== purple ==
## mac_array_4x4
module mac_array_4x4 (
    input wire clk,
    input wire rst_n,
    input wire en,
    input wire load_acc,
    input wire [15:0] a_in_0,
    input wire [15:0] a_in_1,
    input wire [15:0] a_in_2,
    input wire [15:0] a_in_3,
    input wire [15:0] b_in_0,
    input wire [15:0] b_in_1,
    input wire [15:0] b_in_2,
    input wire [15:0] b_in_3,
    input wire [511:0] partial_sum_init,
    output wire [31:0] result_0_0, result_0_1, result_0_2, result_0_3,
    output wire [31:0] result_1_0, result_1_1, result_1_2, result_1_3,
    output wire [31:0] result_2_0, result_2_1, result_2_2, result_2_3,
    output wire [31:0] result_3_0, result_3_1, result_3_2, result_3_3
);
For scale: about 900 flip-flops.
Settings: LEC_CHECK=0, ABC_AREA=1, CAP_MARGIN=20, CELL_PAD_IN_SITES_DETAIL_PLACEMENT=2, CELL_PAD_IN_SITES_GLOBAL_PLACEMENT=1, CORE_MARGIN=5, CORE_UTILIZATION=72, CTS_CLUSTER_DIAMETER=35, GPL_ROUTABILITY_DRIVEN=0, GPL_TIMING_DRIVEN=1, MAX_ROUTING_LAYER=met4, MIN_ROUTING_LAYER=met2, PLACE_DENSITY_LB_ADDON=0.24, SETUP_SLACK_MARGIN=4.27, SLEW_MARGIN=20, TNS_END_PERCENT=40; clock period 25.0 ns.
run.sh (not shown) runs the stock make flow with config.mk's settings and CLKGATE_MAP_FILE=.
For purple, the flow was terminated by a tool error in global placement and produced no final design.
Here is what was changed in the inputs of red compared with purple.
- TNS_END_PERCENT removed (was 40)
- CELL_PAD_IN_SITES_GLOBAL_PLACEMENT removed (was 1)
- ABC_AREA removed (was 1)
- PLACE_DENSITY_LB_ADDON removed (was 0.24)
- MAX_ROUTING_LAYER removed (was met4)
- GPL_TIMING_DRIVEN removed (was 1)
- SETUP_SLACK_MARGIN removed (was 4.27)
- CTS_CLUSTER_DIAMETER removed (was 35)
- CELL_PAD_IN_SITES_DETAIL_PLACEMENT removed (was 2)
- MIN_ROUTING_LAYER removed (was met2)
- GPL_ROUTABILITY_DRIVEN removed (was 0)
- CORE_MARGIN changed from 5 to 2
- the clock period (ns, I/O delays scaled along) changed from 25.0 to 14.1
Results
red vs purple: number of cells in Yosys stat down
Fraction of synthesized area in multiplexers came out higher on red than on purple.
red ran in full, but the layout does not pass; the checks complain about setup timing.
red ended up with a lower overall chip area than purple did.

========
Setup of v49:
Starting RTL as in the previous note.
export LEC_CHECK = 0
export CAP_MARGIN = 20
export CELL_PAD_IN_SITES_DETAIL_PLACEMENT = 1
export CELL_PAD_IN_SITES_GLOBAL_PLACEMENT = 2
export CORE_MARGIN = 9
export CORE_UTILIZATION = 40
export CTS_CLUSTER_SIZE = 13
export GPL_ROUTABILITY_DRIVEN = 0
export PLACE_DENSITY_LB_ADDON = 0.24
export SLEW_MARGIN = 0
export TNS_END_PERCENT = 50
create_clock -name core_clock -period 28.3 [get_ports {clk}]
--- input diff v49..v31 ---
# v49
export LEC_CHECK = 0
export CAP_MARGIN = 20
export CELL_PAD_IN_SITES_DETAIL_PLACEMENT = 1
export CELL_PAD_IN_SITES_GLOBAL_PLACEMENT = 2
export CORE_MARGIN = 9
export CORE_UTILIZATION = 40
export CTS_CLUSTER_SIZE = 13
export GPL_ROUTABILITY_DRIVEN = 0
export PLACE_DENSITY_LB_ADDON = 0.24
export SLEW_MARGIN = 0
export TNS_END_PERCENT = 50
create_clock -name core_clock -period 28.3 [get_ports {clk}]
# v31
export LEC_CHECK = 0
export CAP_MARGIN = 20
export CORE_MARGIN = 2
export CORE_UTILIZATION = 48
export SETUP_SLACK_MARGIN = -1.35
export SLEW_MARGIN = 20
create_clock -name core_clock -period 14.5 [get_ports {clk}]
==> comparison <==
v31 had finished all stages when the layout checks came back failing, citing setup timing. Hold slack in v31 is 0.071 ns above v49. Timing endpoint of the critical path: pe_row[0].pe_col[2].pe_inst.accumulator[31] -> v49, pe_row[0].pe_col[1].pe_inst.accumulator[31] -> v31. Across both runs, via count of the first global-routing pass was lower for v31 than for v49. Relative to v49, initial antenna violation count has gone down in v31. Max wire length per cell after detailed routing across v49 and v31: v49. On post-route fraction of the period consumed by the critical path, the higher figure sits with v31, not v49. Compared to v49, v31 has tally of filler cells in the layout about 33% lower. Higher setup slack was reported by v49, not v31. The design area in v31 sits 0.0026 mm2 above the value recorded for v49. On worst reg-to-reg setup slack, v31 does worse than v49.
Inputs modified between v31 and v25:
# v31
export LEC_CHECK = 0
export CAP_MARGIN = 20
export CORE_MARGIN = 2
export CORE_UTILIZATION = 48
export SETUP_SLACK_MARGIN = -1.35
export SLEW_MARGIN = 20
create_clock -name core_clock -period 14.5 [get_ports {clk}]
# v25
export LEC_CHECK = 0
export CAP_MARGIN = 20
export CORE_MARGIN = 2
export CORE_UTILIZATION = 72
export GPL_ROUTABILITY_DRIVEN = 1
export GPL_TIMING_DRIVEN = 1
export HOLD_SLACK_MARGIN = 0.17
export PLACE_DENSITY_LB_ADDON = 0.22
export SETUP_SLACK_MARGIN = -0.49
export SLEW_MARGIN = 20
export TNS_END_PERCENT = 75
create_clock -name core_clock -period 14.5 [get_ports {clk}]
==> results <==
- To summarise v25: no stage aborted, but the layout did not pass its checks, failing on setup timing.
- Higher number of buffers inserted to repair setup after CTS among v31 and v25: v25
- Compared to v31, v25 has met3 wire length 25,000 um higher.
- Higher overall routed net length was reported by v31, not v25.
- Looking at worst setup slack across v31 and v25, the one that comes out higher is v25.
- v25 has fmax above what v31 had.
- Comparing v31 against v25, there is no change at all in aggregate global routing overflow.
- Summary of v25 over v31: detailed route wirelength on metal2 fell by about 4%, sequential cell count did not really move.
Modified inputs, v44 compared to v25
# v25
export LEC_CHECK = 0
export CAP_MARGIN = 20
export CORE_MARGIN = 2
export CORE_UTILIZATION = 72
export GPL_ROUTABILITY_DRIVEN = 1
export GPL_TIMING_DRIVEN = 1
export HOLD_SLACK_MARGIN = 0.17
export PLACE_DENSITY_LB_ADDON = 0.22
export SETUP_SLACK_MARGIN = -0.49
export SLEW_MARGIN = 20
export TNS_END_PERCENT = 75
create_clock -name core_clock -period 14.5 [get_ports {clk}]
# v44
export LEC_CHECK = 0
export CAP_MARGIN = 20
export CORE_MARGIN = 2
export CORE_UTILIZATION = 61
export SLEW_MARGIN = 20
create_clock -name core_clock -period 17.3 [get_ports {clk}]
Findings:
v44 ran to completion and came out clean on the timing, DRC and antenna checks. [v44 vs v25] met1 capacity usage during global routing: lower in v44. v44 vs v25 — wire length dropped by a few percent. Summary of v44 over v25: chip area estimate from yosys synthesis has remained practically unchanged; total clock buffers created by CTS +7. Combined flip-flop and latch cell area across v25 and v44: no real change. On finished layout cell area, v44 does better than v25. Taking v25 as the reference, in v44 relative area change from synthesis to final layout went down, worst-case headroom to the max-slew limit increased 3.2 points, non-clock buffer count shows a reduction of 13%.

========
Setup of alpha:
Starting RTL as in the previous note.
clock: 18.0 ns
lec_check: 0
cap_margin: 20
cell_pad_in_sites_detail_placement: 1
core_margin: 9
core_utilization: 40
gpl_routability_driven: 0
place_density_lb_addon: 0.24
setup_slack_margin: 4.34
slew_margin: 20
alpha: PASS, flow complete, no timing, DRC or antenna violations
Inputs modified between alpha and beta:
# alpha
export LEC_CHECK = 0
export CAP_MARGIN = 20
export CELL_PAD_IN_SITES_DETAIL_PLACEMENT = 1
export CORE_MARGIN = 9
export CORE_UTILIZATION = 40
export GPL_ROUTABILITY_DRIVEN = 0
export PLACE_DENSITY_LB_ADDON = 0.24
export SETUP_SLACK_MARGIN = 4.34
export SLEW_MARGIN = 20
create_clock -name core_clock -period 18.0 [get_ports {clk}]
# beta
export LEC_CHECK = 0
export CAP_MARGIN = 20
export CORE_MARGIN = 2
export CORE_UTILIZATION = 58
export MAX_ROUTING_LAYER = met4
export SETUP_SLACK_MARGIN = 3.89
export SLEW_MARGIN = 20
create_clock -name core_clock -period 14.5 [get_ports {clk}]
Notes after the runs:
From the logs: beta reached the end of the flow and failed the layout checks with setup timing. alpha closes out successfully: all stages finished, all timing, DRC and antenna checks passed. From beta to alpha, number of maximum-capacitance constraint violations did not move at all. Changes observed in beta relative to alpha: number of buffers inserted to repair setup after CTS shows a reduction of 57%. Lower iteration tally of the first detailed-router pass goes to beta over alpha. Diff alpha -> beta | final cell count without fillers | decrease of about 6.6%. beta: utilization 20 points above alpha. The met1 usage in global routing number comes out lower for alpha vs beta. As far as worst-case clock buffer depth goes, alpha and beta are indistinguishable; the numbers are identical.
The inputs of gamma differ from those of beta as listed below.
# beta
export LEC_CHECK = 0
export CAP_MARGIN = 20
export CORE_MARGIN = 2
export CORE_UTILIZATION = 58
export MAX_ROUTING_LAYER = met4
export SETUP_SLACK_MARGIN = 3.89
export SLEW_MARGIN = 20
create_clock -name core_clock -period 14.5 [get_ports {clk}]
# gamma
export LEC_CHECK = 0
export CAP_MARGIN = 20
export CORE_MARGIN = 2
export CORE_UTILIZATION = 68
export CTS_CLUSTER_SIZE = 97
export SLEW_MARGIN = 20
create_clock -name core_clock -period 12.1 [get_ports {clk}]
The layout from beta, despite a flow that completed every stage, fails the layout checks, with the failing checks listed as setup timing. In gamma the implementation completed, yet the final layout does not meet the checks, the culprit being setup timing. Cmp gamma vs beta: wire length per cell after detailed routing lower in gamma. Taking beta as the reference point, the worst-margin pin slew of gamma rises by 240 ps. In the reports for gamma and beta, the smaller via count belongs to beta.
Input changes introduced in delta (baseline for comparison: gamma):
# gamma
export LEC_CHECK = 0
export CAP_MARGIN = 20
export CORE_MARGIN = 2
export CORE_UTILIZATION = 68
export CTS_CLUSTER_SIZE = 97
export SLEW_MARGIN = 20
create_clock -name core_clock -period 12.1 [get_ports {clk}]
# delta
export LEC_CHECK = 0
export CAP_MARGIN = 15
export CORE_MARGIN = 2
export CORE_UTILIZATION = 72
export HOLD_SLACK_MARGIN = -0.08
export SETUP_SLACK_MARGIN = 0.84
export SLEW_MARGIN = 20
create_clock -name core_clock -period 14.1 [get_ports {clk}]
==> comparison <==
delta and gamma: no clean run. delta finished all stages; layout check result: FAIL, due to setup timing. | gamma | all stages done | FAIL | setup timing |. Side by side, core utilization turned out higher in delta than in gamma. delta vs gamma — antenna diode count climbed by more than half. The lower share of the clock period used by the worst path after layout of delta and gamma is in delta. In the flow results for delta and gamma, the final-layout non-clock buffer area share is larger on gamma.
Inputs modified between delta and epsilon:
# delta
export LEC_CHECK = 0
export CAP_MARGIN = 15
export CORE_MARGIN = 2
export CORE_UTILIZATION = 72
export HOLD_SLACK_MARGIN = -0.08
export SETUP_SLACK_MARGIN = 0.84
export SLEW_MARGIN = 20
create_clock -name core_clock -period 14.1 [get_ports {clk}]
# epsilon
export LEC_CHECK = 0
export CAP_MARGIN = 15
export CORE_MARGIN = 2
export CORE_UTILIZATION = 72
export CTS_CLUSTER_SIZE = 47
export HOLD_SLACK_MARGIN = -0.08
export PLACE_DENSITY_LB_ADDON = 0.01
export SETUP_SLACK_MARGIN = 2.85
export SLEW_MARGIN = 20
export TNS_END_PERCENT = 20
create_clock -name core_clock -period 9.63 [get_ports {clk}]
### Flow results
- Layout checks on epsilon: not met. Flow itself completed; violations: setup timing.
- delta → epsilon: total via count after detailed routing went up 1525; detailed-router iteration count before antenna repair held; all-layer global routing usage went up 1.1 points; worst hold slack went up 56 ps.
- Utilization after layout | epsilon above delta
- Summary of epsilon over delta: share of the final layout cell area in sequential cells decreased 0.16 points; first-iteration DRC count increased 356.
- epsilon vs delta — number of fillers in the final layout dropped by a few percent
- Run comparison: delta end point of the critical path pe_row[0].pe_col[2].pe_inst.accumulator[31]; epsilon end point of the critical path pe_row[3].pe_col[0].pe_inst.accumulator[31]
